File: design/flow/run.sh
#!/bin/bash
# the make line also repeats each setting of config.mk as NAME=value (left out here)
make -C /OpenROAD-flow-scripts/flow DESIGN_CONFIG=/design/flow/config.mk WORK_HOME=/design/flow/orfs CLKGATE_MAP_FILE= finish
File: design/flow/config.mk
export PLATFORM = sky130hd
export DESIGN_NAME = processor
export DESIGN_NICKNAME = processor
export VERILOG_FILES = /design/flow/design.v
export SDC_FILE = /design/flow/constraint.sdc
export NUM_CORES = 4
export LEC_CHECK = 0
export CAP_MARGIN = 20
export CORE_MARGIN = 2
export CORE_UTILIZATION = 33
export SLEW_MARGIN = 20
File: design/flow/constraint.sdc
create_clock -name core_clock -period 6.27 [get_ports {clk}]
set_input_delay 1.2540 -clock core_clock [delete_from_list [all_inputs] [get_ports {clk}]]
set_output_delay 1.2540 -clock core_clock [all_outputs]
set_load 0.01 [all_outputs]
File: design/flow/design.v
`timescale 1ns/1ps
module processor(a,b,instruction,clk,rst,y);
    input [31:0] a,b;
    input [31:0] instruction;
    input clk, rst;
    wire [31:0] rs1, rs2;
    output [31:0] y;
    wire [31:0] rd;
    wire [4:0] rs1_address, rs2_address, rd_address;
    wire [6:0] opcode, p;
    wire [2:0] func;
    wire [3:0] cs;
    instruction_decoder id(instruction,opcode,clk,p,func,rs1_address,rs2_address,rd_address);
    register_bank rg(a,b,rs1_address,rs2_address,rd_address,rd,rs1,rs2,rst,clk);
    controller cn(p,func,cs);
    alu ar(rs1,rs2,cs,rd,y);
endmodule
`timescale 1ns/1ps
module instruction_decoder(instruction,opcode,clk,p,func,rs1_address,rs2_address,rd_address);
    input [31:0] instruction;
    input clk;
    output reg [6:0] opcode, p;
    output reg [2:0] func;
    output reg [4:0] rs1_address, rs2_address, rd_address;
    always@(instruction) begin
        opcode = instruction[6:0];
        p = instruction[31:25];
        func = instruction[14:12];
        rs1_address = instruction[19:15];
        rs2_address = instruction[24:20];
        rd_address = instruction[11:7];
    end
endmodule
`timescale 1ns/1ps
module register_bank (a,b,rs1_address,rs2_address,rd_address,rd,rs1,rs2,rst,clk);
    input [31:0] a,b,rd;
    input [4:0] rs1_address,rs2_address,rd_address;
    input rst,clk;
    output reg [31:0] rs1,rs2;
    always@(posedge clk) begin
        if(rst==0) begin
            rs1 <= (rs1_address==rs2_address) ? b : a;
            rs2 <= b;
        end
    end
endmodule
`timescale 1ns/1ps
module controller(p,func,cs);
    input [2:0] func;
    input [6:0] p;
    output reg [3:0] cs;
    always@(func,p) begin
        cs = {p[5],func};
    end
endmodule
`timescale 1ns/1ps
module alu(rs1,rs2,cs,rd,y);
    input [3:0] cs;
    output reg [31:0] y;
    input [31:0] rs1, rs2;
    output reg [31:0] rd;
    wire signed [31:0] sA = rs1;
    wire signed [31:0] sB = rs2;
    parameter
      ADD = 4'b0000,
      SUB = 4'b1000,
      SLL = 4'b0001,
      SLT = 4'b0010,
      SLTU = 4'b0011,
      XOR = 4'b0100,
      SRL = 4'b0101,
      SRA = 4'b1101,
      OR = 4'b0110,
      AND = 4'b0111;
    always@(cs,rs1,rs2) begin
    case(cs)
        ADD: begin
            rd = rs1+rs2;
            y=rd;
        end
        SUB: begin
            rd = rs1-rs2;
            y=rd;
        end
        SLL:begin
            rd = rs1 << rs2[4:0];
            y=rd;
        end
        SLT: begin
            rd = {31'd0,(sA < sB)};
            y=rd;
        end
        SLTU: begin
            rd = {31'd0,(rs1 < rs2)};
            y=rd;
        end
        XOR: begin
            rd = rs1 ^ rs2;
            y=rd;
        end
        SRL: begin
            rd = rs1 >> rs2[4:0];
            y=rd;
        end
        SRA: begin
            rd = sA >>> rs2[4:0];
            y=rd;
        end
        OR: begin
            rd = rs1 | rs2;
            y=rd;
        end
        AND: begin
            rd = rs1 & rs2;
            y=rd;
        end
        default: begin
            rd = 0; y=rd;
        end
    endcase
    end
endmodule
==> results of run 1 <==
layer usage:
layer  up-vias  part of all wire (%)
li1       5361                     -
met5         -                     0
met3        85                   9.0
met2       643                    44
met1      5764                    44
met4         0                   3.0
cell type report:
cell class                 instances  share of cell area, %
multi-input combinational       1132                   64.0
sequential                        64                   14.8
timing repair buffer             163                   11.6
tap                              442                   4.27
inverter                          98                   2.84
clock buffer                      10                   1.77
clock inverter                     6                  0.647
antenna                            1                 0.0193
metrics by stage:
stage	cell area, um2	setup slack [ns]	std cells	util (%)
floorplan	11000	1.25	1392	-
CTS	12900	0.304	1915	39.6
finish	13000	0.238	1916	39.6
global route	12900	0.166	1915	39.6
global placement	12600	0.415	1899	38.6
detailed placement	12600	0.438	1899	38.6
==> flow_summary.yaml, run 1 <==
# physical design summary
clock_tree:
  numCtsBuffers: 9
  cts_max_level: 3
  cts_max_path_buffers: 2
  cts_setup_buffers: 0
  holdBufCountCts: 0
  cts_tree: "done"
  cts_sinks: 64
  cts_resized: 0
  clk_pin_slew_worst_paths_ns: 0.05
  cts-root-buf: "clkbuf_16"
routing:
  ant_nets: 0
  via_count: 11853
  drc: 0
  dr.pass1.iters: 8
  drt-total-wl_um: 45400
  routedWlPerCell_um: 23.7
  drt-vias-per-instance: 6.19
  drt_iter0_markers: 1329
logic_synthesis:
  simple_gate_area_share_pct: 17.2
  synth_cell_types: 88
  yosysWarnings: 4
  synth_area_mm2: 0.0110
  ff_type: "edfxtp_1"
  synthArstFlopShare_pct: 0
  yosys_cells: 1392
  synthTopLogicFamily: "AND-OR/OR-AND gates"
  yosysMostFrequentCell: "nor2_1"
  enable_flop_cells: 64
  yosys.area_share.xor_xnor_pct: 1.27
  ys_ff: 64
  netlist_instances: 1392
  yosys-stat-area_mm2: 0.0110
  syn-num-nets: 1590
  aoi_share_pct: 28.3
  synth_top_area_share_pct: 17.5
  ys_seq_share_pct: 17.5
  top_cells_by_count: "189 x nor2_1, 145 x a21oi_1, 98 x ha_1, 91 x inv_1, 86 x o21ai_0"
  yosys.area.top_type: "edfxtp_1"
  ys_sh_adder_pct: 11.5
  mux_area_share_pct: 16.9
  topCellsByArea: "edfxtp_1 17%, ha_1 11%, mux4_2 8.0%"
  syn_avg_cell_area_um2: 7.90
min_path:
  min_from: "b[15]"
  whs_path_depth: 1
  min_to: "rg.rs2[15]$_DFFE_PN_"
  min_path_type: "input pin to register"
grt:
  grt_usage_pct: 25.2
  grt_pass1_vias: 10819
  use_met2_pct: 38.9
  grt_pass1_wl_um: 67500
  antenna_found_initial: 1
  grt_start_max_net_pins: 65
  grt_use_met3_pct: 3.33
  use_met1_pct: 36.4
  overflow: 0
  busiest_layer: "met2"
critical_path:
  crit_start: "instruction[14]"
  worstSetupPathType: "input pin to output port"
  crit_path_end: "y[26]"
  crit_arrival_ns: 4.78
  worst-path-buf-inv: 2
  slowest_delay_ns: 0.65
  cp.required_ns: 5.02
  cp_slowest_cell: "clkdlybuf4s50_1"
  cp-start-kind: "input pin"
  cp.depth: 10
  crit_fanout: 8
  crit_family: "simple AND/OR/NAND/NOR gates"
  end_kind: "output port"
  worstPathCellList: "clkdlybuf4s50_1 -> nand3b_1 -> nor2_1 -> nor2_1 -> a32oi_1 -> a21oi_1 -> o211a_1 -> nor3_1 -> a22o_1 -> clkdlybuf4s50_1"
sta:
  min_period_ns: 6.03
  finalClockPeriodUsage_pct: 96.2
  worst_slew_pin_slew_ns: 0.794
  whs_ns: 1.50
  final-hold-violation-count: 0
  setup_viol: 0
  maxSlewHeadroom_pct: 47.0
  setup-tns-final_ns: 0
  fmax_ghz: 0.166
  rsz0062_at_grt: "false"
  slew_violations: 0
flow_run:
  drv_cap: 0
  openroad.warnings: 110
layout:
  fin_nets: 1666
  fillerInstances: 3429
  final-comb-area_mm2: 0.00829
  seq_area_mm2: 0.00192
  syn_to_final_growth_pct: 17.7
floorplanning:
  dieArea_mm2: 0.0348
  die_y_um: 187
  fp.coreArea_mm2: 0.0327
  rows: 66
  die_w_um: 187
  num_io_pins: 130
  initCoreUtil_pct: 33.6
pwr:
  peakVddDrop_mv: 0.141
  p_switching_mw: 1.07
  p_leak_nw: 5.06
  swShare_pct: 43.1
  power.largest_group: "combinational logic"
  combinationalPowerShare_pct: 55.4
  power.total_mw: 2.49
  p_clk_mw: 0.530
  power_frac_clock_pct: 21.3
  p_int_mw: 1.42
  powerDensity_mw_per_mm2: 192
  pwr-share-seq_pct: 23.3
  pg_seq_mw: 0.579
  comb_cell_power_mw: 1.38
placement:
  hpwl_um: 35500
  place.gp.congestion: 0.981
  io_buffers: 111
run_status:
  status: "no timing/DRC/antenna violations"
==> run 2: changes to the inputs <==
Settings changed: ABC_AREA from default to 1, CORE_UTILIZATION 33 to 71, CTS_CLUSTER_DIAMETER from default to 223, HOLD_SLACK_MARGIN from default to -0.09, MAX_ROUTING_LAYER from default to met4.
Clock period 6.27 ns to 4.55 ns, I/O delays scaled along.
==> run 2 against run 1 <==
Net effect: the layout now fails its checks (negative setup slack); worst setup slack got worse by 0.25 ns; routed wire length up 15%; critical path depth is the same; critical endpoint is now y[24]; largest cell class unchanged; highest routed layer unchanged.
==> flow_summary.yaml, run 2 <==
# physical design summary
layout:
  fin_nets: 2446
  postLayoutCoreUtil_pct: 81.1
  seq_area_mm2: 0.00192
  syn_to_final_growth_pct: 12.2
  final-comb-area_mm2: 0.00886
  fillerInstances: 1297
logic_synthesis:
  yosysMostFrequentCell: "nand2_1"
  yosys-stat-area_mm2: 0.0124
  ys_ff: 64
  simple_gate_area_share_pct: 46.7
  synth_area_mm2: 0.0124
  syn-num-nets: 2385
  mux_area_share_pct: 2.98
  topCellsByArea: "nand2_1 22%, edfxtp_1 15%, nand3_1 15%"
  synthTopLogicFamily: "simple AND/OR/NAND/NOR gates"
  ys_seq_share_pct: 15.5
  syn_avg_cell_area_um2: 5.68
  netlist_instances: 2187
  yosys.area.top_type: "nand2_1"
  enable_flop_cells: 64
  ys_sh_adder_pct: 10.2
  ff_type: "edfxtp_1"
  aoi_share_pct: 10.6
  yosys.area_share.xor_xnor_pct: 0.564
  yosys_cells: 2187
  synth_top_area_share_pct: 22.4
  synth_cell_types: 49
  yosysWarnings: 4
  synthArstFlopShare_pct: 0
  top_cells_by_count: "741 x nand2_1, 369 x nand3_1, 296 x inv_1, 144 x nor2_1, 98 x ha_1"
critical_path:
  end_kind: "output port"
  cp.depth: 10
  cp.required_ns: 3.64
  crit_fanout: 9
  cp_common_cell: "nand2_1"
  cp-start-kind: "input pin"
  worst-path-buf-inv: 2
  crit_start: "instruction[30]"
  worstPathCellList: "clkdlybuf4s50_1 -> nand2_1 -> nor2_4 -> nand3_1 -> nand2_1 -> nand2_1 -> nand2_1 -> a21oi_1 -> nand3_1 -> clkdlybuf4s50_1"
  worstSetupPathType: "input pin to output port"
  crit_path_end: "y[24]"
  slowest_delay_ns: 0.58
  crit_family: "simple AND/OR/NAND/NOR gates"
  crit_arrival_ns: 3.66
  cp_slowest_cell: "clkdlybuf4s50_1"
clock_tree:
  clk_pin_slew_worst_paths_ns: 0.06
  cts_tree: "done"
  numCtsBuffers: 9
  cts_sinks: 64
  cts_max_level: 3
  cts-root-buf: "clkbuf_16"
  cts_max_path_buffers: 2
sta:
  final-hold-violation-count: 0
  min_period_ns: 4.57
  rsz0062_at_grt: "false"
  setup_ws_ns: -0.0161
  slew_violations: 0
  maxSlewHeadroom_pct: 39.8
  worst_slew_pin_slew_ns: 0.902
  fmax_ghz: 0.219
  finalClockPeriodUsage_pct: 100
  setup_viol: 1
min_path:
  min_from: "b[21]"
  whs_path_depth: 1
  min_to: "rg.rs2[21]$_DFFE_PN_"
  min_path_type: "input pin to register"
pwr:
  combinationalPowerShare_pct: 55.6
  p_clk_mw: 0.765
  power_frac_clock_pct: 21.7
  comb_cell_power_mw: 1.96
  swShare_pct: 48.5
  pg_seq_mw: 0.802
  p_leak_nw: 7.25
  pwr-share-seq_pct: 22.7
  p_int_mw: 1.82
  power.largest_group: "combinational logic"
  powerDensity_mw_per_mm2: 253
  peakVddDrop_mv: 0.356
  p_switching_mw: 1.71
grt:
  antenna_found_initial: 4
  grt_pass1_vias: 14786
  grt_usage_pct: 57.7
  grt_start_max_net_pins: 67
  grt_pass1_wl_um: 78400
  overflow: 0
routing:
  drt-vias-per-instance: 6.63
  dr.pass1.iters: 13
  drc: 0
  via_count: 16446
  ant_nets: 0
  drt_iter0_markers: 4063
  routedWlPerCell_um: 21.0
  drt-total-wl_um: 52100
placement:
  post-place-ws_ns: 0.255
  place.gp.congestion: 1.22
  hpwl_um: 38400
  io_buffers: 111
floorplanning:
  rows: 48
  initCoreUtil_pct: 72.3
  fp.coreArea_mm2: 0.0172
  dieArea_mm2: 0.0186
  die_w_um: 136
  die_y_um: 136
  num_io_pins: 130
run_status:
  status: "finished with violations"
  checkFailReasons: "negative setup slack"
flow_run:
  openroad.warnings: 112
  drv_cap: 0
## run 2: through the flow
| step | hold WS, ns | total power, mW | std cells | cell area (um2) | setup TNS, ns |
|---|---|---|---|---|---|
| after floorplan | 1.01 | 2.01 | 2187 | 12400 | 0 |
| after global routing | 1.17 | 3.66 | 2482 | 13900 | 0 |
| after detailed placement | 1.49 | 2.59 | 2461 | 13600 | 0 |
| final | 1.15 | 3.53 | 2482 | 13900 | -0.0161 |
| after CTS | 1.15 | 3.36 | 2477 | 13900 | 0 |
| after global placement | 1.49 | 2.54 | 2461 | 13600 | 0 |
## run 2: metal layers
metal,global-route usage [%],share of wire (%),up-vias
met5,-,0,-
met4,37.6,9.6,0
met3,29.0,18,527
met2,81.4,40,1570
met1,63.9,33,7083
li1,-,-,7266
## run 2: repair_timing
action | CTS | global route
hold buffers | 0 | 0
buffers inserted | 0 | 1
gates resized | 0 | 12
endpoints found under the setup margin | 0 | 13
endpoints found under the hold margin | 0 | 0
## run 2: layout make-up
class | instances | share of cell area, %
multi-input combinational | 1724 | 63.6
inverter | 307 | 8.29
clock inverter | 7 | 0.691
timing repair buffer | 142 | 9.97
tap | 225 | 2.02
clock buffer | 9 | 1.62
sequential | 64 | 13.8
antenna | 4 | 0.0718
==> run 3: changes to the inputs <==
Settings changed: ABC_AREA 1 to default, CORE_UTILIZATION 71 to 40, CTS_CLUSTER_DIAMETER 223 to default, HOLD_SLACK_MARGIN -0.09 to default, MAX_ROUTING_LAYER met4 to default.
Clock period 4.55 ns to 8.3 ns, I/O delays scaled along.
==> run 3 against run 2 <==
Net effect: the run now finishes clean; sequential power down 44%; routed wire length decreased by 14%; die area grew 55%; clock-buffer cell count stayed put; via count decreased by 29%; sequential cell count stayed put; largest power group unchanged.
==> flow_summary.yaml, run 3 <==
# physical design summary
run_status:
  status: "no timing/DRC/antenna violations"
critical_path:
  worst-path-buf-inv: 3
  crit_start: "instruction[30]"
  worstSetupPathType: "input pin to output port"
  crit_path_end: "y[31]"
  end_kind: "output port"
  cp.required_ns: 6.64
  cp-start-kind: "input pin"
  worstPathCellList: "clkdlybuf4s50_1 -> buf_4 -> nor4b_2 -> a2bb2oi_1 -> o211ai_1 -> a311o_1 -> o31a_1 -> nor2_1 -> o21ai_1 -> o21ba_1 -> o21ai_1 -> clkdlybuf4s50_1"
  crit_fanout: 16
  slowest_delay_ns: 1.04
  cp_slowest_cell: "nor4b_2"
  crit_arrival_ns: 5.70
  cp.depth: 12
  crit_family: "buffers and inverters"
clock_tree:
  cts_max_level: 3
  cts_sinks: 64
  numCtsBuffers: 9
  cts_max_path_buffers: 2
  cts_setup_buffers: 0
  cts_resized: 0
  cts-root-buf: "clkbuf_16"
  clk_pin_slew_worst_paths_ns: 0.07
  holdBufCountCts: 0
  cts_tree: "done"
routing:
  drt_iter0_markers: 1626
  highest_layer: "met4"
  ant_nets: 0
  route.met2.wl_um: 19100
  wl_met3_um: 4660
  antenna_cells: 0
  via_count: 11699
  drt-vias-per-instance: 6.55
  dr.pass1.iters: 6
  drc: 0
  wl_met1_um: 19800
  routedWlPerCell_um: 25.2
  drt-total-wl_um: 45100
logic_synthesis:
  ys_seq_share_pct: 17.5
  synthTopLogicFamily: "AND-OR/OR-AND gates"
  synthArstFlopShare_pct: 0
  aoi_share_pct: 28.3
  topCellsByArea: "edfxtp_1 17%, ha_1 11%, mux4_2 8.0%"
  simple_gate_area_share_pct: 17.2
  yosysMostFrequentCell: "nor2_1"
  yosysWarnings: 4
  syn_avg_cell_area_um2: 7.90
  top_cells_by_count: "189 x nor2_1, 145 x a21oi_1, 98 x ha_1, 91 x inv_1, 86 x o21ai_0"
  synth_cell_types: 88
  mux_area_share_pct: 16.9
  enable_flop_cells: 64
  ff_type: "edfxtp_1"
  synth_top_area_share_pct: 17.5
  syn-num-nets: 1590
  netlist_instances: 1392
  yosys_cells: 1392
  yosys.area_share.xor_xnor_pct: 1.27
  synth_area_mm2: 0.0110
  yosys-stat-area_mm2: 0.0110
  ys_sh_adder_pct: 11.5
  ys_ff: 64
  yosys.area.top_type: "edfxtp_1"
placement:
  placed_cells: 1770
  place.gp.congestion: 1.00
  hpwl_um: 34300
  placed_area_mm2: 0.0123
  io_buffers: 111
sta:
  setup-tns-final_ns: 0
  fmax_ghz: 0.136
  rsz0062_at_grt: "false"
  slew_violations: 0
  min_period_ns: 7.36
  setup_viol: 0
  final-hold-violation-count: 0
  worst_slew_pin_slew_ns: 1.21
  maxSlewHeadroom_pct: 18.8
  finalClockPeriodUsage_pct: 88.7
grt:
  grt_usage_pct: 30.7
  antenna_found_initial: 0
  overflow: 0
  grt_pass1_wl_um: 66700
  grt_pass1_vias: 10883
  grt_start_max_net_pins: 80
layout:
  fin_cells: 1786
  postLayoutCoreUtil_pct: 46.7
  syn_to_final_growth_pct: 14.5
  design_area_mm2: 0.0126
  fin_nets: 1638
flow_run:
  openroad.warnings: 110
  drv_cap: 0
pwr:
  power_frac_clock_pct: 20.8
  swShare_pct: 44.3
  peakVddDrop_mv: 0.122
  p_leak_nw: 4.91
  combinationalPowerShare_pct: 54.8
  comb_cell_power_mw: 1.01
  powerDensity_mw_per_mm2: 147
  p_clk_mw: 0.385
  pg_seq_mw: 0.451
  pwr-share-seq_pct: 24.4
  power.largest_group: "combinational logic"
  p_switching_mw: 0.820
  p_int_mw: 1.03
min_path:
  whs_path_depth: 1
  min_path_type: "input pin to register"
  min_to: "rg.rs2[7]$_DFFE_PN_"
  min_from: "b[7]"
floorplanning:
  die_w_um: 170
  num_io_pins: 130
  fp.coreArea_mm2: 0.0270
  dieArea_mm2: 0.0288
  rows: 60
  initCoreUtil_pct: 40.8
  die_y_um: 170
==> run 3: area by class of cell <==
| cell class | instances | area [um2] |
|---|---|---|
| fillers | 2699 | 14400 |
| multi-input cells | 1132 | 8290 |
| flip-flops and latches | 64 | 1920 |
| repair buffers | 135 | 1290 |
| well taps | 341 | 427 |
| inverters | 98 | 368 |
| clock buffers | 9 | 225 |
| clock inverters | 7 | 72.6 |
==> run 3: per-stage QoR <==
stage	hold WS, ns	worst slack (ns)	power (mW)
2_1_floorplan	1.76	2.87	1.08
3_3_place_gp	2.24	1.11	1.43
3_5_place_dp	2.24	1.14	1.44
4_1_cts	1.90	1.13	1.82
5_1_grt	1.91	0.944	1.95
6_report	1.90	0.941	1.85
==> run 3: metal layers <==
metal | vias to the layer above | track usage, %
met5 | - | 0
met4 | 0 | 10.4
met3 | 79 | 5.86
met2 | 674 | 45.5
met1 | 5648 | 44.5
li1 | 5298 | -
==> run 4: changes to the inputs <==
Settings changed: ABC_AREA from default to 1, CELL_PAD_IN_SITES_GLOBAL_PLACEMENT from default to 1, CORE_UTILIZATION 40 to 58, CTS_CLUSTER_DIAMETER from default to 352, CTS_CLUSTER_SIZE from default to 100, SETUP_SLACK_MARGIN from default to -0.59, TNS_END_PERCENT from default to 25.
Clock period 8.3 ns to 7.0 ns, I/O delays scaled along.
==> run 4 against run 3 <==
Net effect: synthesized cell count increased by 57%; area after synthesis increased by 13%; the run now fails in 3_3_place_gp; die area shrank 22%.
==> flow_summary.yaml, run 4 <==
# physical design summary
logic_synthesis:
  synth_cell_types: 49
  netlist_instances: 2187
  syn_avg_cell_area_um2: 5.68
  synth_top_area_share_pct: 22.4
  yosys.area.top_type: "nand2_1"
  yosysWarnings: 4
  ys_seq_share_pct: 15.5
  yosysMostFrequentCell: "nand2_1"
  ys_sh_adder_pct: 10.2
  enable_flop_cells: 64
  topCellsByArea: "nand2_1 22%, edfxtp_1 15%, nand3_1 15%"
  ys_ff: 64
  ff_type: "edfxtp_1"
  top_cells_by_count: "741 x nand2_1, 369 x nand3_1, 296 x inv_1, 144 x nor2_1, 98 x ha_1"
  syn-num-nets: 2385
  simple_gate_area_share_pct: 46.7
  yosys.area_share.xor_xnor_pct: 0.564
  synthArstFlopShare_pct: 0
  yosys-stat-area_mm2: 0.0124
  yosys_cells: 2187
  aoi_share_pct: 10.6
  mux_area_share_pct: 2.98
  synth_area_mm2: 0.0124
  synthTopLogicFamily: "simple AND/OR/NAND/NOR gates"
run_status:
  tool.error: "[ERROR GPL-0301] Utilization 103.147 % exceeds 100%."
  lastStage: "3_3_place_gp"
  status: "aborted with a tool error"
floorplanning:
  dieArea_mm2: 0.0226
  num_io_pins: 130
  initCoreUtil_pct: 59.1
  die_w_um: 150
  rows: 53
  die_y_um: 150
  fp.coreArea_mm2: 0.0210
==> run 5: changes to the inputs <==
Settings changed: ABC_AREA 1 to default, CELL_PAD_IN_SITES_GLOBAL_PLACEMENT 1 to default, CORE_UTILIZATION 58 to 59, CTS_CLUSTER_DIAMETER 352 to default, CTS_CLUSTER_SIZE 100 to default, SETUP_SLACK_MARGIN -0.59 to default, TNS_END_PERCENT 25 to default.
Clock period 7.0 ns to 3.53 ns, I/O delays scaled along.
==> run 5 against run 4 <==
Net effect: the flow stops in 5_1_grt; area after synthesis is 11% lower; synthesized cell count down 36%; die area down 13%.
==> flow_summary.yaml, run 5 <==
# physical design summary
grt:
  overflow: 4
  grt_usage_pct: 76.9
floorplanning:
  num_io_pins: 130
  die_w_um: 141
  die_y_um: 141
  initCoreUtil_pct: 60.6
  rows: 49
  dieArea_mm2: 0.0198
  fp.coreArea_mm2: 0.0181
placement:
  placed_cells: 2043
  place.gp.congestion: 1.14
  hpwl_um: 39800
  io_buffers: 111
logic_synthesis:
  yosysWarnings: 4
  yosys.area.top_type: "edfxtp_1"
  ys_sh_adder_pct: 11.5
  simple_gate_area_share_pct: 17.2
  top_cells_by_count: "189 x nor2_1, 145 x a21oi_1, 98 x ha_1, 91 x inv_1, 86 x o21ai_0"
  ff_type: "edfxtp_1"
  syn_avg_cell_area_um2: 7.90
  yosysMostFrequentCell: "nor2_1"
  yosys.area_share.xor_xnor_pct: 1.27
  enable_flop_cells: 64
  aoi_share_pct: 28.3
  ys_seq_share_pct: 17.5
  synth_top_area_share_pct: 17.5
  syn-num-nets: 1590
  yosys_cells: 1392
  netlist_instances: 1392
  synth_cell_types: 88
  yosys-stat-area_mm2: 0.0110
  mux_area_share_pct: 16.9
  synthTopLogicFamily: "AND-OR/OR-AND gates"
  synthArstFlopShare_pct: 0
  synth_area_mm2: 0.0110
  topCellsByArea: "edfxtp_1 17%, ha_1 11%, mux4_2 8.0%"
  ys_ff: 64
clock_tree:
  cts-root-buf: "clkbuf_16"
  cts_max_path_buffers: 2
  numCtsBuffers: 9
  cts_max_level: 3
  holdBufCountCts: 0
  cts_sinks: 64
run_status:
  status: "aborted with a tool error"
  lastStage: "5_1_grt"
  tool.error: "[ERROR GRT-0116] Global routing finished with congestion. Check the congestion regions in the DRC Viewer."
-- run 5: through the flow --
step           setup TNS [ns]  setup WS (ns)  utilization [%]  cell area (um2)
2_1_floorplan           -1.10         -0.306                -            11200
3_3_place_gp           -17.86         -0.829             83.7            15200
3_5_place_dp           -19.88         -0.923             83.7            15200
4_1_cts                -14.10         -0.800             92.2            16700
-- run 5: what timing repair did --
action,4_1_cts
gates resized,343
buffers inserted,55
pin swaps,72
setup endpoints to repair,32
cloned,2
-- run 5: routing by layer --
layer / GRT overflow / GRT usage [%]
met1: 0 / 76.5
met5: 0 / 43.1
met3: 0 / 64.5
met2: 2 / 92.8
met4: 2 / 71.4
==> run 6: changes to the inputs <==
Settings changed: ABC_AREA from default to 1, CAP_MARGIN 20 to 30, CELL_PAD_IN_SITES_DETAIL_PLACEMENT from default to 2, CELL_PAD_IN_SITES_GLOBAL_PLACEMENT from default to 2, CORE_ASPECT_RATIO from default to 0.97, CORE_MARGIN 2 to 9, CORE_UTILIZATION 59 to 52, CTS_CLUSTER_DIAMETER from default to 361, CTS_CLUSTER_SIZE from default to 72, GPL_ROUTABILITY_DRIVEN from default to 1, GPL_TIMING_DRIVEN from default to 0, HOLD_SLACK_MARGIN from default to 0.13, MAX_ROUTING_LAYER from default to met4, MIN_ROUTING_LAYER from default to met2, PLACE_DENSITY_LB_ADDON from default to 0.27, SETUP_SLACK_MARGIN from default to 1.35, SLEW_MARGIN 20 to 40, TNS_END_PERCENT from default to 10.
Clock period 3.53 ns to 8.62 ns, I/O delays scaled along.
==> run 6 against run 5 <==
Net effect: the flow stops in 3_1_place_gp_skip_io; area after synthesis is 13% higher; synthesized cell count is 57% higher; die area is 51% higher.
==> flow_summary.yaml, run 6 <==
# physical design summary
logic_synthesis:
  ys_seq_share_pct: 15.5
  ys_ff: 64
  simple_gate_area_share_pct: 46.7
  ff_type: "edfxtp_1"
  enable_flop_cells: 64
  mux_area_share_pct: 2.98
  ys_sh_adder_pct: 10.2
  synth_top_area_share_pct: 22.4
  yosysWarnings: 4
  aoi_share_pct: 10.6
  synthArstFlopShare_pct: 0
  yosysMostFrequentCell: "nand2_1"
  synthTopLogicFamily: "simple AND/OR/NAND/NOR gates"
  yosys_cells: 2187
  syn_avg_cell_area_um2: 5.68
  syn-num-nets: 2385
  synth_cell_types: 49
  yosys.area_share.xor_xnor_pct: 0.564
  yosys-stat-area_mm2: 0.0124
  yosys.area.top_type: "nand2_1"
  netlist_instances: 2187
  synth_area_mm2: 0.0124
  top_cells_by_count: "741 x nand2_1, 369 x nand3_1, 296 x inv_1, 144 x nor2_1, 98 x ha_1"
  topCellsByArea: "nand2_1 22%, edfxtp_1 15%, nand3_1 15%"
floorplanning:
  fp.coreArea_mm2: 0.0234
  dieArea_mm2: 0.0298
  die_w_um: 175
  initCoreUtil_pct: 53.1
  die_y_um: 170
  rows: 55
run_status:
  tool.error: "[ERROR FLW-0024] Place density exceeds 1.0 (current PLACE_DENSITY_LB_ADDON =  0.27). Please check if the value of  PLACE_DENSITY_LB_ADDON is between 0 and 0.99."
  status: "aborted with a tool error"
  lastStage: "3_1_place_gp_skip_io"
==> run 7: changes to the inputs <==
Settings changed: ABC_AREA 1 to default, CAP_MARGIN 30 to 20, CELL_PAD_IN_SITES_DETAIL_PLACEMENT 2 to default, CELL_PAD_IN_SITES_GLOBAL_PLACEMENT 2 to default, CORE_ASPECT_RATIO 0.97 to default, CORE_MARGIN 9 to 2, CORE_UTILIZATION 52 to 58, CTS_CLUSTER_DIAMETER 361 to 46, CTS_CLUSTER_SIZE 72 to default, GPL_ROUTABILITY_DRIVEN 1 to default, GPL_TIMING_DRIVEN 0 to default, HOLD_SLACK_MARGIN 0.13 to default, MAX_ROUTING_LAYER met4 to default, MIN_ROUTING_LAYER met2 to default, PLACE_DENSITY_LB_ADDON 0.27 to default, SETUP_SLACK_MARGIN 1.35 to 1.04, SLEW_MARGIN 40 to 20, TNS_END_PERCENT 10 to 5.
Clock period 8.62 ns to 3.54 ns, I/O delays scaled along.
==> run 7 against run 6 <==
Net effect: the flow stops in 5_1_grt; die area is 33% lower; synthesized cell count is 36% lower; area after synthesis is 11% lower.
==> flow_summary.yaml, run 7 <==
# physical design summary
run_status:
  status: "aborted with a tool error"
  lastStage: "5_1_grt"
  tool.error: "[ERROR GRT-0232] Routing congestion too high. Check the congestion heatmap in the GUI."
logic_synthesis:
  syn_avg_cell_area_um2: 7.90
  top_cells_by_count: "189 x nor2_1, 145 x a21oi_1, 98 x ha_1, 91 x inv_1, 86 x o21ai_0"
  mux_area_share_pct: 16.9
  yosysWarnings: 4
  ys_seq_share_pct: 17.5
  yosys.area.top_type: "edfxtp_1"
  synth_cell_types: 88
  yosys.area_share.xor_xnor_pct: 1.27
  synth_top_area_share_pct: 17.5
  synthArstFlopShare_pct: 0
  simple_gate_area_share_pct: 17.2
  topCellsByArea: "edfxtp_1 17%, ha_1 11%, mux4_2 8.0%"
  syn-num-nets: 1590
  synth_area_mm2: 0.0110
  netlist_instances: 1392
  ys_ff: 64
  enable_flop_cells: 64
  aoi_share_pct: 28.3
  yosys-stat-area_mm2: 0.0110
  yosys_cells: 1392
  yosysMostFrequentCell: "nor2_1"
  ys_sh_adder_pct: 11.5
  ff_type: "edfxtp_1"
  synthTopLogicFamily: "AND-OR/OR-AND gates"
placement:
  post-place-ws_ns: -0.893
  io_buffers: 111
  hpwl_um: 41300
  place.gp.congestion: 1.08
  placed_cells: 2075
floorplanning:
  die_w_um: 142
  initCoreUtil_pct: 59.0
  dieArea_mm2: 0.0201
  num_io_pins: 130
  rows: 50
  fp.coreArea_mm2: 0.0186
  die_y_um: 142
grt:
  overflow: 86
  grt_usage_pct: 79.9
clock_tree:
  cts_sinks: 64
  cts_max_level: 3
  numCtsBuffers: 9
  holdBufCountCts: 0
  cts_max_path_buffers: 2
  cts-root-buf: "clkbuf_16"
[run 7: metal layers]
metal  overflow  track usage (%)
met2         46             94.3
met3          1             65.5
met4         38             77.3
met5          0             41.4
met1          1             81.2
[run 7: timing repair]
item | 4_1_cts
setup endpoints to repair | 32
pin swaps | 34
gates resized | 213
gates cloned | 2
setup buffers | 24
[run 7: metrics by stage]
step | cell area (um2) | TNS, ns
floorplan | 11100 | -1.65
global placement | 15300 | -19.72
detailed placement | 15300 | -21.21
CTS | 16400 | -16.82
==> run 8: changes to the inputs <==
Settings changed: CORE_UTILIZATION 58 to 21, CTS_CLUSTER_DIAMETER 46 to default, SETUP_SLACK_MARGIN 1.04 to default, TNS_END_PERCENT 5 to default.
Clock period 3.54 ns to 9.36 ns, I/O delays scaled along.
==> run 8 against run 7 <==
Net effect: now clean on timing, DRC and antenna; area after synthesis unchanged; die area increased to 2.7 times the previous value; synthesized cell count unchanged.
==> flow_summary.yaml, run 8 <==
# physical design summary
run_status:
  status: "no timing/DRC/antenna violations"
logic_synthesis:
  syn_avg_cell_area_um2: 7.90
  yosys.area_share.xor_xnor_pct: 1.27
  synth_top_area_share_pct: 17.5
  ys_ff: 64
  syn-num-nets: 1590
  synth_cell_types: 88
  ys_seq_share_pct: 17.5
  simple_gate_area_share_pct: 17.2
  synth_area_mm2: 0.0110
  yosysMostFrequentCell: "nor2_1"
  enable_flop_cells: 64
  mux_area_share_pct: 16.9
  yosys_cells: 1392
  synthArstFlopShare_pct: 0
  ff_type: "edfxtp_1"
  netlist_instances: 1392
  ys_sh_adder_pct: 11.5
  aoi_share_pct: 28.3
  yosys-stat-area_mm2: 0.0110
  top_cells_by_count: "189 x nor2_1, 145 x a21oi_1, 98 x ha_1, 91 x inv_1, 86 x o21ai_0"
  synthTopLogicFamily: "AND-OR/OR-AND gates"
  yosys.area.top_type: "edfxtp_1"
  topCellsByArea: "edfxtp_1 17%, ha_1 11%, mux4_2 8.0%"
  yosysWarnings: 4
pwr:
  peakVddDrop_mv: 0.0881
  pg_seq_mw: 0.400
  p_clk_mw: 0.303
  comb_cell_power_mw: 0.898
  p_int_mw: 0.882
  p_switching_mw: 0.718
  pwr-share-seq_pct: 25.0
  powerDensity_mw_per_mm2: 124
  power_frac_clock_pct: 18.9
  power.total_mw: 1.60
  power.largest_group: "combinational logic"
  p_leak_nw: 4.88
  combinationalPowerShare_pct: 56.1
  swShare_pct: 44.9
routing:
  routedWlPerCell_um: 22.6
  dr.pass1.iters: 5
  via_count: 11618
  ant_nets: 0
  antenna_cells: 0
  drc: 0
  drt-total-wl_um: 48000
  drt_iter0_markers: 1372
  drt-vias-per-instance: 5.48
flow_run:
  drv_cap: 0
  openroad.warnings: 110
grt:
  grt_pass1_wl_um: 70400
  antenna_found_initial: 0
  grt_start_max_net_pins: 82
  grt_pass1_vias: 11006
  grt_usage_pct: 17.3
  overflow: 0
layout:
  syn_to_final_growth_pct: 17.8
  fin_nets: 1635
  postLayoutCoreUtil_pct: 25.2
  design_area_mm2: 0.0130
  fin_cells: 2122
  fillerInstances: 5666
sta:
  min_period_ns: 7.91
  slew_violations: 0
  worst_slew_pin_slew_ns: 1.16
  fmax_ghz: 0.126
  finalClockPeriodUsage_pct: 84.5
  final-hold-violation-count: 0
  setup_ws_ns: 1.45
  rsz0062_at_grt: "false"
  whs_ns: 2.10
  setup_viol: 0
  setup-tns-final_ns: 0
  maxSlewHeadroom_pct: 21.9
critical_path:
  crit_family: "buffers and inverters"
  crit_path_end: "y[28]"
  cp_common_cell: "clkdlybuf4s50_1"
  worst-path-buf-inv: 2
  cp_slowest_cell: "clkdlybuf4s50_1"
  slowest_delay_ns: 1.07
  cp.depth: 10
  end_kind: "output port"
  cp-start-kind: "input pin"
  worstSetupPathType: "input pin to output port"
  crit_arrival_ns: 6.04
  crit_fanout: 16
  worstPathCellList: "clkdlybuf4s50_1 -> and2_1 -> nand3_1 -> o21ai_0 -> a21oi_2 -> a2bb2oi_2 -> a2111oi_4 -> nor3b_1 -> a211o_1 -> clkdlybuf4s50_1"
  crit_start: "instruction[14]"
  cp.required_ns: 7.49
placement:
  hpwl_um: 37100
  io_buffers: 111
  placed_area_mm2: 0.0127
  post-place-ws_ns: 1.54
  placed_cells: 2106
  place.gp.congestion: 0.967
floorplanning:
  die_w_um: 233
  die_y_um: 233
  num_io_pins: 130
  initCoreUtil_pct: 21.4
  dieArea_mm2: 0.0542
  fp.coreArea_mm2: 0.0515
  rows: 83
clock_tree:
  cts_sinks: 64
  cts_resized: 0
  holdBufCountCts: 0
  clk_pin_slew_worst_paths_ns: 0.06
  cts-root-buf: "clkbuf_16"
  cts_max_level: 3
  numCtsBuffers: 9
  cts_setup_buffers: 0
  cts_tree: "done"
  cts_max_path_buffers: 2
min_path:
  whs_path_depth: 1
  min_path_type: "input pin to register"
  min_from: "b[24]"
  min_to: "rg.rs2[24]$_DFFE_PN_"
[run 8: layout make-up]
type	instances	area [um2]	share of cell area, %
Inverter	98	368	2.84
Sequential cell	64	1920	14.8
Multi-Input combinational cell	1132	8290	64.0
Clock inverter	6	36.3	0.280
Clock buffer	10	229	1.77
Tap cell	680	851	6.56
Timing Repair Buffer	132	1260	9.75
[run 8: per-layer routing]
layer / GRT usage, % / up-vias / wire length (um)
li1: - / 5304 / -
met1: 22.6 / 5672 / 20300
met2: 28.2 / 560 / 22400
met3: 3.10 / 82 / 3590
met4: 6.41 / 0 / 1660
met5: 0 / - / 0
==> run 9: changes to the inputs <==
Settings changed: ABC_AREA from default to 1, CAP_MARGIN 20 to 5, CORE_ASPECT_RATIO from default to 0.97, CORE_MARGIN 2 to 9, CORE_UTILIZATION 21 to 52, CTS_CLUSTER_SIZE from default to 72, GPL_ROUTABILITY_DRIVEN from default to 0, GPL_TIMING_DRIVEN from default to 0, MAX_ROUTING_LAYER from default to met4, PLACE_DENSITY_LB_ADDON from default to 0.27, SLEW_MARGIN 20 to 35, TNS_END_PERCENT from default to 25.
Clock period 9.36 ns to 8.62 ns, I/O delays scaled along.
==> run 9 against run 8 <==
Net effect: synthesized cell count grew 57%; total power increased by 18%; sequential share of layout area is 1.3 points lower; clock power is 25% higher; sequential power increased by 7.0%; utilization is 36 points higher; highest routed layer unchanged; worst hold slack worse by 0.16 ns; critical endpoint is now y[20]; critical path type unchanged; area after synthesis is 13% higher; via count increased by 44%; clock-buffer cell count shrank 1; die area shrank 45%; cell count increased by 24%.
==> flow_summary.yaml, run 9 <==
# physical design summary
routing:
  wl_met3_um: 10400
  highest_layer: "met4"
  routedWlPerCell_um: 22.1
  antenna_cells: 0
  via_count: 16678
  ant_nets: 0
  drt-total-wl_um: 58100
  drt-vias-per-instance: 6.35
  dr.pass1.iters: 15
  wl_met1_um: 20800
  drt_iter0_markers: 3762
  route.met2.wl_um: 21800
  drc: 0
grt:
  grt_usage_pct: 38.3
  grt_pass1_wl_um: 85000
  antenna_found_initial: 0
  grt_pass1_vias: 14954
  overflow: 0
  grt_start_max_net_pins: 47
logic_synthesis:
  synthTopLogicFamily: "simple AND/OR/NAND/NOR gates"
  mux_area_share_pct: 2.98
  synthArstFlopShare_pct: 0
  synth_top_area_share_pct: 22.4
  ys_ff: 64
  syn-num-nets: 2385
  synth_area_mm2: 0.0124
  ys_sh_adder_pct: 10.2
  yosys.area.top_type: "nand2_1"
  syn_avg_cell_area_um2: 5.68
  ys_seq_share_pct: 15.5
  yosysMostFrequentCell: "nand2_1"
  enable_flop_cells: 64
  netlist_instances: 2187
  topCellsByArea: "nand2_1 22%, edfxtp_1 15%, nand3_1 15%"
  yosys.area_share.xor_xnor_pct: 0.564
  top_cells_by_count: "741 x nand2_1, 369 x nand3_1, 296 x inv_1, 144 x nor2_1, 98 x ha_1"
  aoi_share_pct: 10.6
  ff_type: "edfxtp_1"
  yosys-stat-area_mm2: 0.0124
  simple_gate_area_share_pct: 46.7
  synth_cell_types: 49
  yosysWarnings: 4
  yosys_cells: 2187
clock_tree:
  cts-root-buf: "clkbuf_16"
  numCtsBuffers: 9
  cts_setup_buffers: 0
  cts_max_level: 3
  holdBufCountCts: 0
  cts_max_path_buffers: 2
  clk_pin_slew_worst_paths_ns: 0.06
  cts_resized: 0
  cts_sinks: 64
  cts_tree: "done"
floorplanning:
  initCoreUtil_pct: 53.1
  num_io_pins: 130
  rows: 55
  die_y_um: 170
  fp.coreArea_mm2: 0.0234
  dieArea_mm2: 0.0298
  die_w_um: 175
sta:
  fmax_ghz: 0.148
  setup-tns-final_ns: 0
  worst_slew_pin_slew_ns: 0.756
  setup_ws_ns: 1.87
  setup_viol: 0
  slew_violations: 0
  maxSlewHeadroom_pct: 49.5
  min_period_ns: 6.75
  final-hold-violation-count: 0
  rsz0062_at_grt: "false"
  finalClockPeriodUsage_pct: 78.4
layout:
  fin_cells: 2628
  fillerInstances: 2352
  syn_to_final_growth_pct: 14.7
  fin_nets: 2508
critical_path:
  crit_arrival_ns: 5.03
  cp.depth: 10
  end_kind: "output port"
  crit_family: "buffers and inverters"
  crit_path_end: "y[20]"
  crit_fanout: 10
  worst-path-buf-inv: 5
  worstPathCellList: "clkdlybuf4s50_1 -> nor2_1 -> nand3_1 -> inv_2 -> buf_4 -> nand3_1 -> nand2_1 -> inv_1 -> nand2_1 -> clkdlybuf4s50_1"
  slowest_delay_ns: 0.60
  cp.required_ns: 6.90
  worstSetupPathType: "input pin to output port"
  cp_slowest_cell: "nand3_1"
  cp-start-kind: "input pin"
  crit_start: "instruction[12]"
pwr:
  peakVddDrop_mv: 0.0923
  combinationalPowerShare_pct: 57.3
  power_frac_clock_pct: 20.0
  comb_cell_power_mw: 1.08
  p_leak_nw: 7.41
  power.largest_group: "combinational logic"
  p_switching_mw: 0.946
  powerDensity_mw_per_mm2: 132
  pg_seq_mw: 0.428
  swShare_pct: 50.2
  pwr-share-seq_pct: 22.7
  power.total_mw: 1.89
  p_int_mw: 0.939
  p_clk_mw: 0.378
flow_run:
  drv_cap: 0
  openroad.warnings: 110
min_path:
  min_from: "b[6]"
  min_path_type: "input pin to register"
  whs_path_depth: 1
  min_to: "rg.rs2[6]$_DFFE_PN_"
placement:
  hpwl_um: 46400
  placed_cells: 2612
  post-place-ws_ns: 2.19
  io_buffers: 111
run_status:
  status: "no timing/DRC/antenna violations"
-- run 9: metrics by stage --
step	util (%)	hold slack, ns	cell area, um2
2_1_floorplan	-	1.82	12400
3_3_place_gp	59.5	2.30	13900
3_5_place_dp	59.6	2.31	13900
4_1_cts	60.9	1.94	14200
5_1_grt	60.9	1.95	14200
6_report	60.9	1.94	14200
-- run 9: cell type report --
cell class,instances,area [um2],area share (%)
plain buffers,92,517,3.63
repair buffers,112,1130,7.94
well taps,313,392,2.75
inverters,307,1160,8.13
multi-input cells,1724,8830,62.0
flip-flops and latches,64,1920,13.5
clock buffers,9,225,1.58
clock inverters,7,71.3,0.501
-- run 9: metal layers --
metal  vias to the layer above  GRT usage [%]
met5                         -              -
met3                       457           17.3
met4                         0           25.2
met2                      1623           51.1
met1                      7205           45.3
li1                       7393              -
==> run 10: changes to the inputs <==
Settings changed: CAP_MARGIN 5 to 20, CORE_ASPECT_RATIO 0.97 to default, CORE_MARGIN 9 to 2, CORE_UTILIZATION 52 to 69, CTS_CLUSTER_DIAMETER from default to 202, CTS_CLUSTER_SIZE 72 to 95, GPL_ROUTABILITY_DRIVEN 0 to default, GPL_TIMING_DRIVEN 0 to default, MAX_ROUTING_LAYER met4 to default, PLACE_DENSITY_LB_ADDON 0.27 to default, SLEW_MARGIN 35 to 20, TNS_END_PERCENT 25 to 10.
Clock period 8.62 ns to 3.64 ns, I/O delays scaled along.
==> run 10 against run 9 <==
Net effect: now fails the layout checks on negative setup slack; clock-buffer cell count unchanged; first-iteration DRC count up 17%; sequential power up 130%; sequential cell count unchanged; combinational power rose to 2.6 times the previous value; via count up 5.0%; synthesized cell count unchanged; critical path depth up 4; highest routed layer is now met5.
==> flow_summary.yaml, run 10 <==
# physical design summary
sta:
  final-hold-violation-count: 0
  setup_viol: 12
  setup-tns-final_ns: -1.66
  maxSlewHeadroom_pct: 52.0
  slew_violations: 0
  worst_slew_pin_slew_ns: 0.718
  rsz0062_at_grt: "true"
  finalClockPeriodUsage_pct: 108
  setup_ws_ns: -0.299
  min_period_ns: 3.94
  fmax_ghz: 0.254
routing:
  ant_nets: 0
  via_count: 17510
  antenna_cells: 0
  drt-vias-per-instance: 6.78
  drt_iter0_markers: 4391
  dr.pass1.iters: 27
  drt-total-wl_um: 56300
  drc: 0
  routedWlPerCell_um: 21.8
flow_run:
  openroad.warnings: 114
  drv_cap: 0
critical_path:
  worstSetupPathType: "register to output port"
  crit_path_end: "y[3]"
  crit_start: "rg.rs2[0]$_DFFE_PN_"
  cp-start-kind: "register"
  worstPathCellList: "buf_6 -> inv_6 -> buf_4 -> nand2_1 -> nand3_1 -> nand3_1 -> nand2_1 -> nand2_1 -> nand2_1 -> nand2_1 -> nand2_1 -> nand2_1 -> nand4_1 -> clkdlybuf4s50_1"
  cp_common_cell: "nand2_1"
  end_kind: "output port"
  crit_family: "simple AND/OR/NAND/NOR gates"
  slowest_delay_ns: 0.56
  worst-path-buf-inv: 4
  cp.depth: 14
  crit_arrival_ns: 3.21
  cp.required_ns: 2.91
  crit_fanout: 14
  cp_slowest_cell: "clkdlybuf4s50_1"
logic_synthesis:
  synth_cell_types: 49
  yosysWarnings: 4
  ff_type: "edfxtp_1"
  topCellsByArea: "nand2_1 22%, edfxtp_1 15%, nand3_1 15%"
  yosys.area.top_type: "nand2_1"
  aoi_share_pct: 10.6
  synthTopLogicFamily: "simple AND/OR/NAND/NOR gates"
  yosysMostFrequentCell: "nand2_1"
  syn_avg_cell_area_um2: 5.68
  synth_top_area_share_pct: 22.4
  top_cells_by_count: "741 x nand2_1, 369 x nand3_1, 296 x inv_1, 144 x nor2_1, 98 x ha_1"
  yosys_cells: 2187
  ys_seq_share_pct: 15.5
  yosys.area_share.xor_xnor_pct: 0.564
  netlist_instances: 2187
  ys_sh_adder_pct: 10.2
  synth_area_mm2: 0.0124
  enable_flop_cells: 64
  synthArstFlopShare_pct: 0
  syn-num-nets: 2385
  ys_ff: 64
  mux_area_share_pct: 2.98
  yosys-stat-area_mm2: 0.0124
  simple_gate_area_share_pct: 46.7
layout:
  final-comb-area_mm2: 0.00930
  seq_area_mm2: 0.00192
  fin_nets: 2545
  fillerInstances: 1121
  syn_to_final_growth_pct: 22.9
pwr:
  p_clk_mw: 1.04
  p_switching_mw: 2.29
  swShare_pct: 47.9
  pg_seq_mw: 0.966
  comb_cell_power_mw: 2.78
  combinationalPowerShare_pct: 58.1
  p_int_mw: 2.50
  p_leak_nw: 7.95
  power_frac_clock_pct: 21.8
  power.total_mw: 4.79
  peakVddDrop_mv: 0.367
  pwr-share-seq_pct: 20.1
  powerDensity_mw_per_mm2: 314
  power.largest_group: "combinational logic"
clock_tree:
  cts-root-buf: "clkbuf_16"
  holdBufCountCts: 0
  numCtsBuffers: 9
  clk_pin_slew_worst_paths_ns: 0.06
  cts_sinks: 64
  cts_max_level: 3
  cts_tree: "done"
  cts_max_path_buffers: 2
grt:
  grt_start_max_net_pins: 67
  grt_pass1_wl_um: 80900
  grt_pass1_vias: 15633
  antenna_found_initial: 2
  grt_usage_pct: 53.8
  overflow: 0
min_path:
  min_to: "rg.rs2[11]$_DFFE_PN_"
  min_path_type: "input pin to register"
  whs_path_depth: 1
  min_from: "b[11]"
run_status:
  checkFailReasons: "negative setup slack"
  status: "finished with violations"
floorplanning:
  fp.coreArea_mm2: 0.0178
  initCoreUtil_pct: 69.6
  rows: 49
  dieArea_mm2: 0.0191
  die_y_um: 138
  die_w_um: 138
  num_io_pins: 130
placement:
  hpwl_um: 41700
  io_buffers: 111
  place.gp.congestion: 1.15
-- run 10: cell type report --
class | instances | share of cell area (%)
clock buffers | 9 | 1.48
clock inverters | 7 | 0.778
inverters | 307 | 7.58
multi-input cells | 1724 | 60.9
flip-flops and latches | 64 | 12.6
well taps | 229 | 1.88
repair buffers | 241 | 14.8
-- run 10: through the flow --
step,utilization (%),cells,area [um2],hold slack (ns),worst slack [ns]
detailed placement,80.7,2562,14400,1.31,-0.286
finish,85.6,2581,15300,0.962,-0.299
floorplan,-,2187,12400,0.827,0.431
global placement,80.7,2562,14400,1.31,-0.181
global route,85.6,2581,15300,0.972,-0.243
CTS,83.7,2579,14900,0.964,-0.0937
-- run 10: what timing repair did --
item,in CTS,in global routing
setup buffers,1,2
cloned,0,0
pin swaps,4,2
resized,77,94
setup endpoints to repair,32,32
-- run 10: routing by layer --
| layer | wire (um) | track usage [%] | vias up |
|---|---|---|---|
| met3 | 10100 | 22.1 | 665 |
| met2 | 22500 | 80.4 | 1807 |
| li1 | - | - | 7442 |
| met1 | 17900 | 62.7 | 7592 |
| met5 | 30 | 0 | - |
| met4 | 5780 | 37.6 | 4 |
==> run 11: changes to the inputs <==
Settings changed: CORE_UTILIZATION 69 to 51, CTS_CLUSTER_DIAMETER 202 to default, CTS_CLUSTER_SIZE 95 to default, TNS_END_PERCENT 10 to default.
Clock period 3.64 ns to 5.44 ns, I/O delays scaled along.
==> run 11 against run 10 <==
Net effect: the run now finishes clean; sequential power down 31%; combinational power down 42%; sequential share of layout area increased by 1.2 points; total power down 37%; worst hold slack better by 0.35 ns; non-clock buffer count fell by 105; global-route usage decreased by 12 points; synthesized cell count unchanged; clock-buffer cell count is the same; critical endpoint is now y[11]; highest routed layer is now met4.
==> flow_summary.yaml, run 11 <==
# physical design summary
run_status:
  status: "no timing/DRC/antenna violations"
pwr:
  p_clk_mw: 0.734
  powerDensity_mw_per_mm2: 217
  pg_seq_mw: 0.670
  p_int_mw: 1.57
  p_leak_nw: 7.21
  power.total_mw: 3.03
  pwr-share-seq_pct: 22.2
  power.largest_group: "combinational logic"
  combinationalPowerShare_pct: 53.6
  comb_cell_power_mw: 1.62
  power_frac_clock_pct: 24.3
  p_switching_mw: 1.45
  peakVddDrop_mv: 0.169
  swShare_pct: 48.1
sta:
  min_period_ns: 4.98
  final-hold-violation-count: 0
  fmax_ghz: 0.201
  finalClockPeriodUsage_pct: 91.6
  setup_viol: 0
  setup-tns-final_ns: 0
  slew_violations: 0
  maxSlewHeadroom_pct: 44.3
  rsz0062_at_grt: "false"
  worst_slew_pin_slew_ns: 0.836
floorplanning:
  die_y_um: 160
  num_io_pins: 130
  die_w_um: 160
  fp.coreArea_mm2: 0.0241
  dieArea_mm2: 0.0256
  initCoreUtil_pct: 51.5
  rows: 57
min_path:
  min_to: "rg.rs2[22]$_DFFE_PN_"
  min_from: "b[22]"
  min_path_type: "input pin to register"
  whs_path_depth: 1
clock_tree:
  cts_max_path_buffers: 2
  holdBufCountCts: 0
  cts_tree: "done"
  cts-root-buf: "clkbuf_16"
  cts_sinks: 64
  numCtsBuffers: 9
  clk_pin_slew_worst_paths_ns: 0.07
  cts_max_level: 3
  cts_setup_buffers: 0
  cts_resized: 0
logic_synthesis:
  top_cells_by_count: "741 x nand2_1, 369 x nand3_1, 296 x inv_1, 144 x nor2_1, 98 x ha_1"
  syn-num-nets: 2385
  yosys.area_share.xor_xnor_pct: 0.564
  ys_seq_share_pct: 15.5
  synth_top_area_share_pct: 22.4
  mux_area_share_pct: 2.98
  syn_avg_cell_area_um2: 5.68
  topCellsByArea: "nand2_1 22%, edfxtp_1 15%, nand3_1 15%"
  enable_flop_cells: 64
  synthTopLogicFamily: "simple AND/OR/NAND/NOR gates"
  yosys-stat-area_mm2: 0.0124
  netlist_instances: 2187
  yosysWarnings: 4
  ys_ff: 64
  ys_sh_adder_pct: 10.2
  synth_cell_types: 49
  synth_area_mm2: 0.0124
  yosys_cells: 2187
  ff_type: "edfxtp_1"
  simple_gate_area_share_pct: 46.7
  synthArstFlopShare_pct: 0
  yosys.area.top_type: "nand2_1"
  yosysMostFrequentCell: "nand2_1"
  aoi_share_pct: 10.6
routing:
  drt-total-wl_um: 54300
  routedWlPerCell_um: 21.1
  drc: 0
  dr.pass1.iters: 7
  via_count: 15422
  drt_iter0_markers: 2342
  drt-vias-per-instance: 6.00
  antenna_cells: 0
  ant_nets: 0
grt:
  busiest_layer: "met2"
  overflow: 0
  use_met1_pct: 54.2
  grt_usage_pct: 41.4
  grt_use_met3_pct: 7.56
  antenna_found_initial: 1
  grt_pass1_wl_um: 80900
  grt_start_max_net_pins: 67
  use_met2_pct: 66.8
  grt_pass1_vias: 14010
critical_path:
  slowest_delay_ns: 0.55
  worstPathCellList: "clkdlybuf4s50_1 -> nor2_2 -> inv_2 -> nor2_2 -> nand2_2 -> inv_2 -> nand2_1 -> and2_0 -> a21oi_1 -> nor2_1 -> nand2_1 -> clkdlybuf4s50_1"
  cp.required_ns: 4.35
  worstSetupPathType: "input pin to output port"
  crit_start: "instruction[30]"
  crit_arrival_ns: 3.90
  crit_fanout: 25
  crit_family: "buffers and inverters"
  worst-path-buf-inv: 4
  crit_path_end: "y[11]"
  cp.depth: 12
  end_kind: "output port"
  cp-start-kind: "input pin"
  cp_slowest_cell: "clkdlybuf4s50_1"
layout:
  fin_nets: 2440
  fillerInstances: 2539
  syn_to_final_growth_pct: 12.5
flow_run:
  openroad.warnings: 112
  drv_cap: 0
placement:
  hpwl_um: 43300
  io_buffers: 111
  place.gp.congestion: 1.03
==> run 11: routing by layer <==
metal  up-vias  wire [um]
met5         -          0
met4         0       2740
met3       185       6060
met2      1001      24100
met1      7004      21400
li1       7232          -
==> run 11: layout make-up <==
cell class,count,area (um2),share of cell area (%)
multi-input combinational,1724,8830,63.2
clock buffer,9,225,1.61
sequential,64,1920,13.8
inverter,307,1150,8.27
timing repair buffer,136,1310,9.39
clock inverter,7,125,0.896
tap,324,405,2.90
==> run 11: through the flow <==
| step | area, um2 | setup WS, ns | util, % | hold WS, ns | instances |
|---|---|---|---|---|---|
| CTS | 14000 | 0.592 | 58.0 | 1.31 | 2571 |
| global route | 14000 | 0.343 | 58.0 | 1.32 | 2571 |
| finish | 14000 | 0.456 | 58.0 | 1.31 | 2571 |
| detailed placement | 13600 | 0.598 | 56.5 | 1.67 | 2555 |
| floorplan | 12400 | 1.87 | - | 1.19 | 2187 |
| global placement | 13600 | 0.610 | 56.5 | 1.67 | 2555 |
==> run 12: changes to the inputs <==
Settings changed: ABC_AREA 1 to default, CAP_MARGIN 20 to 30, CELL_PAD_IN_SITES_GLOBAL_PLACEMENT from default to 2, CORE_ASPECT_RATIO from default to 0.88, CORE_MARGIN 2 to 7, CORE_UTILIZATION 51 to 20, CTS_CLUSTER_DIAMETER from default to 209, PLACE_DENSITY from default to 0.47, SETUP_SLACK_MARGIN from default to 1.06.
Clock period 5.44 ns to 10.9 ns, I/O delays scaled along.
==> run 12 against run 11 <==
Net effect: still clean; area after synthesis down 11%; synthesized cell count shrank 36%; first-iteration DRC count down 52%; clock power shrank 54%; utilization down 34 points; largest cell class unchanged; largest power group unchanged; highest routed layer unchanged.
==> flow_summary.yaml, run 12 <==
# physical design summary
logic_synthesis:
  aoi_share_pct: 28.3
  ys_ff: 64
  yosys_cells: 1392
  simple_gate_area_share_pct: 17.2
  synth_cell_types: 88
  yosys.area_share.xor_xnor_pct: 1.27
  top_cells_by_count: "189 x nor2_1, 145 x a21oi_1, 98 x ha_1, 91 x inv_1, 86 x o21ai_0"
  synth_area_mm2: 0.0110
  synthArstFlopShare_pct: 0
  yosys-stat-area_mm2: 0.0110
  syn_avg_cell_area_um2: 7.90
  synth_top_area_share_pct: 17.5
  yosys.area.top_type: "edfxtp_1"
  mux_area_share_pct: 16.9
  synthTopLogicFamily: "AND-OR/OR-AND gates"
  netlist_instances: 1392
  yosysMostFrequentCell: "nor2_1"
  ys_sh_adder_pct: 11.5
  enable_flop_cells: 64
  ys_seq_share_pct: 17.5
  yosysWarnings: 4
  topCellsByArea: "edfxtp_1 17%, ha_1 11%, mux4_2 8.0%"
  syn-num-nets: 1590
  ff_type: "edfxtp_1"
clock_tree:
  clk_pin_slew_worst_paths_ns: 0.06
  cts_max_level: 3
  cts_sinks: 64
  cts_setup_buffers: 0
  cts_tree: "done"
  cts-root-buf: "clkbuf_16"
  cts_resized: 0
  holdBufCountCts: 0
  cts_max_path_buffers: 2
  numCtsBuffers: 9
critical_path:
  worstPathCellList: "clkdlybuf4s50_1 -> nor2b_1 -> and2_1 -> nand3_1 -> o21ai_0 -> a21oi_2 -> a2bb2oi_2 -> a2111oi_4 -> nor3b_1 -> a211o_1 -> clkdlybuf4s50_1"
  worstSetupPathType: "input pin to output port"
  crit_arrival_ns: 6.22
  cp.depth: 11
  crit_path_end: "y[28]"
  worst-path-buf-inv: 2
  crit_fanout: 12
  crit_family: "simple AND/OR/NAND/NOR gates"
  slowest_delay_ns: 0.80
  cp-start-kind: "input pin"
  crit_start: "instruction[12]"
  cp.required_ns: 8.72
  cp_slowest_cell: "clkdlybuf4s50_1"
  cp_common_cell: "clkdlybuf4s50_1"
  end_kind: "output port"
pwr:
  swShare_pct: 44.7
  pwr-share-seq_pct: 22.9
  pg_seq_mw: 0.344
  powerDensity_mw_per_mm2: 114
  comb_cell_power_mw: 0.820
  peakVddDrop_mv: 0.0751
  p_clk_mw: 0.339
  power.largest_group: "combinational logic"
  p_int_mw: 0.832
  power_frac_clock_pct: 22.5
  combinationalPowerShare_pct: 54.6
  p_leak_nw: 4.97
  p_switching_mw: 0.672
routing:
  antenna_cells: 0
  dr.pass1.iters: 5
  via_count: 11462
  ant_nets: 0
  routedWlPerCell_um: 26.3
  drt_iter0_markers: 1115
  drt-total-wl_um: 57600
  drt-vias-per-instance: 5.24
  drc: 0
floorplanning:
  initCoreUtil_pct: 20.3
  die_y_um: 234
  num_io_pins: 130
  fp.coreArea_mm2: 0.0543
  rows: 80
  die_w_um: 264
  dieArea_mm2: 0.0618
min_path:
  min_to: "rg.rs2[11]$_DFFE_PN_"
  whs_path_depth: 1
  min_path_type: "input pin to register"
  min_from: "b[11]"
sta:
  fmax_ghz: 0.119
  whs_ns: 2.40
  worst_slew_pin_slew_ns: 0.986
  min_period_ns: 8.40
  final-hold-violation-count: 0
  slew_violations: 0
  rsz0062_at_grt: "false"
  setup_viol: 0
  setup-tns-final_ns: 0
  finalClockPeriodUsage_pct: 77.0
  maxSlewHeadroom_pct: 33.4
placement:
  io_buffers: 111
  placed_cells: 2172
  hpwl_um: 45600
  place.gp.congestion: 0.847
layout:
  fin_cells: 2189
  postLayoutCoreUtil_pct: 24.3
  syn_to_final_growth_pct: 19.9
  fin_nets: 1644
  fillerInstances: 6103
grt:
  grt_usage_pct: 18.1
  grt_pass1_vias: 11315
  grt_start_max_net_pins: 78
  grt_pass1_wl_um: 82800
  antenna_found_initial: 1
  overflow: 0
flow_run:
  openroad.warnings: 110
  drv_cap: 0
run_status:
  status: "no timing/DRC/antenna violations"
-- run 12: per-stage QoR --
stage | area (um2) | total power [mW] | setup WS (ns)
after global placement | 12800 | 1.17 | 2.56
after detailed placement | 12800 | 1.16 | 2.58
after global routing | 13200 | 1.59 | 2.42
after floorplan | 11000 | 0.826 | 4.78
final | 13200 | 1.50 | 2.50
after CTS | 13200 | 1.51 | 2.57
-- run 12: area by class of cell --
class / instances / area [um2] / share of cell area [%]
Tap cell: 738 / 923 / 7.00
Clock buffer: 9 / 225 / 1.71
Inverter: 98 / 368 / 2.79
Multi-Input combinational cell: 1132 / 8290 / 62.9
Clock inverter: 7 / 110 / 0.835
Timing Repair Buffer: 141 / 1350 / 10.2
Sequential cell: 64 / 1920 / 14.6
-- run 12: layer usage --
| metal | part of all wire (%) | GRT usage, % | wire [um] |
|---|---|---|---|
| met1 | 52 | 27.7 | 29900 |
| met3 | 4.0 | 2.13 | 2320 |
| met4 | 1.2 | 3.16 | 716 |
| met5 | 0 | 0 | 0 |
| met2 | 43 | 27.3 | 24700 |
==> run 13: changes to the inputs <==
Settings changed: CAP_MARGIN 30 to 20, CELL_PAD_IN_SITES_DETAIL_PLACEMENT from default to 1, CELL_PAD_IN_SITES_GLOBAL_PLACEMENT 2 to default, CORE_ASPECT_RATIO 0.88 to default, CORE_MARGIN 7 to 2, CORE_UTILIZATION 20 to 40, CTS_CLUSTER_DIAMETER 209 to default, PLACE_DENSITY 0.47 to default, SETUP_SLACK_MARGIN 1.06 to default, TNS_END_PERCENT from default to 50.
Clock period 10.9 ns to 7.0 ns, I/O delays scaled along.
==> run 13 against run 12 <==
Net effect: first-iteration DRC count up 13%; critical path depth unchanged; area after synthesis unchanged; die area down 53%; cell area down 3.4%; cell count down 18%; still clean; combinational power up 49%; synthesized cell count unchanged; critical path type is now register to output port; largest cell class unchanged; utilization up 23 points; non-clock buffer count up 10.
==> flow_summary.yaml, run 13 <==
# physical design summary
sta:
  finalClockPeriodUsage_pct: 89.8
  final-hold-violation-count: 0
  rsz0062_at_grt: "false"
  maxSlewHeadroom_pct: 36.1
  worst_slew_pin_slew_ns: 0.947
  setup_ws_ns: 0.716
  setup-tns-final_ns: 0
  slew_violations: 0
  min_period_ns: 6.28
  setup_viol: 0
  fmax_ghz: 0.159
run_status:
  status: "no timing/DRC/antenna violations"
routing:
  routedWlPerCell_um: 26.3
  drc: 0
  drt_iter0_markers: 1257
  via_count: 11889
  ant_nets: 0
  antenna_cells: 0
  drt-total-wl_um: 47400
  drt-vias-per-instance: 6.60
  dr.pass1.iters: 5
logic_synthesis:
  yosys.area_share.xor_xnor_pct: 1.27
  yosysWarnings: 4
  enable_flop_cells: 64
  ys_seq_share_pct: 17.5
  topCellsByArea: "edfxtp_1 17%, ha_1 11%, mux4_2 8.0%"
  simple_gate_area_share_pct: 17.2
  ys_ff: 64
  synthArstFlopShare_pct: 0
  syn_avg_cell_area_um2: 7.90
  yosys-stat-area_mm2: 0.0110
  yosys_cells: 1392
  mux_area_share_pct: 16.9
  aoi_share_pct: 28.3
  ff_type: "edfxtp_1"
  yosysMostFrequentCell: "nor2_1"
  synth_top_area_share_pct: 17.5
  syn-num-nets: 1590
  yosys.area.top_type: "edfxtp_1"
  top_cells_by_count: "189 x nor2_1, 145 x a21oi_1, 98 x ha_1, 91 x inv_1, 86 x o21ai_0"
  ys_sh_adder_pct: 11.5
  synthTopLogicFamily: "AND-OR/OR-AND gates"
  netlist_instances: 1392
  synth_area_mm2: 0.0110
  synth_cell_types: 88
grt:
  overflow: 0
  antenna_found_initial: 2
  grt_pass1_vias: 11736
  grt_usage_pct: 32.6
  grt_start_max_net_pins: 75
  grt_pass1_wl_um: 71400
pwr:
  powerDensity_mw_per_mm2: 177
  p_int_mw: 1.27
  pg_seq_mw: 0.533
  pwr-share-seq_pct: 23.7
  p_leak_nw: 5.01
  p_clk_mw: 0.499
  combinationalPowerShare_pct: 54.2
  power_frac_clock_pct: 22.1
  power.total_mw: 2.25
  peakVddDrop_mv: 0.154
  swShare_pct: 43.8
  p_switching_mw: 0.987
  comb_cell_power_mw: 1.22
  power.largest_group: "combinational logic"
clock_tree:
  cts_sinks: 64
  cts-root-buf: "clkbuf_16"
  clk_pin_slew_worst_paths_ns: 0.06
  cts_max_level: 3
  cts_tree: "done"
  numCtsBuffers: 9
  cts_max_path_buffers: 2
  cts_resized: 0
  holdBufCountCts: 0
  cts_setup_buffers: 0
layout:
  syn_to_final_growth_pct: 15.8
  fillerInstances: 3288
  fin_nets: 1654
  design_area_mm2: 0.0127
  fin_cells: 1802
floorplanning:
  fp.coreArea_mm2: 0.0270
  rows: 60
  die_w_um: 170
  num_io_pins: 130
  initCoreUtil_pct: 40.8
  die_y_um: 170
  dieArea_mm2: 0.0288
critical_path:
  worstSetupPathType: "register to output port"
  crit_path_end: "y[27]"
  cp-start-kind: "register"
  cp.required_ns: 5.60
  cp.depth: 11
  crit_arrival_ns: 4.88
  crit_start: "rg.rs2[1]$_DFFE_PN_"
  worst-path-buf-inv: 2
  crit_family: "AND-OR/OR-AND gates"
  worstPathCellList: "inv_1 -> ha_1 -> a211oi_1 -> o211ai_1 -> a211oi_1 -> or3_1 -> o41ai_1 -> o221ai_1 -> xor2_1 -> o211ai_1 -> clkdlybuf4s50_1"
  cp_slowest_cell: "o41ai_1"
  crit_fanout: 9
  slowest_delay_ns: 0.79
  end_kind: "output port"
flow_run:
  drv_cap: 0
  openroad.warnings: 110
min_path:
  min_path_type: "input pin to register"
  min_from: "b[5]"
  whs_path_depth: 1
  min_to: "rg.rs2[5]$_DFFE_PN_"
placement:
  place.gp.congestion: 0.978
  post-place-ws_ns: 0.955
  hpwl_um: 36800
  placed_cells: 1786
  placed_area_mm2: 0.0124
  io_buffers: 111
-- run 13: layout make-up --
| class | count | area, um2 | area share (%) |
|---|---|---|---|
| clock buffers | 9 | 225 | 1.77 |
| clock inverters | 7 | 104 | 0.815 |
| inverters | 98 | 368 | 2.89 |
| multi-input cells | 1132 | 8290 | 65.0 |
| flip-flops and latches | 64 | 1920 | 15.1 |
| well taps | 341 | 427 | 3.35 |
| repair buffers | 151 | 1410 | 11.0 |
-- run 13: routing by layer --
| metal | track usage (%) | wire length (um) | share of wire (%) |
|---|---|---|---|
| met1 | 45.2 | 20700 | 44 |
| met3 | 6.44 | 4000 | 8.5 |
| met5 | 0 | 27 | 0.057 |
| met4 | 12.2 | 1660 | 3.5 |
| met2 | 50.3 | 20900 | 44 |
-- run 13: stage by stage --
| stage | util [%] | hold slack (ns) |
|---|---|---|
| after floorplan | - | 1.50 |
| after global placement | 46.0 | 1.98 |
| after detailed placement | 46.0 | 1.98 |
| after CTS | 47.3 | 1.63 |
| after global routing | 47.3 | 1.64 |
| final | 47.3 | 1.64 |
Power figures rest on the tool's default switching activity, not on a simulated workload.
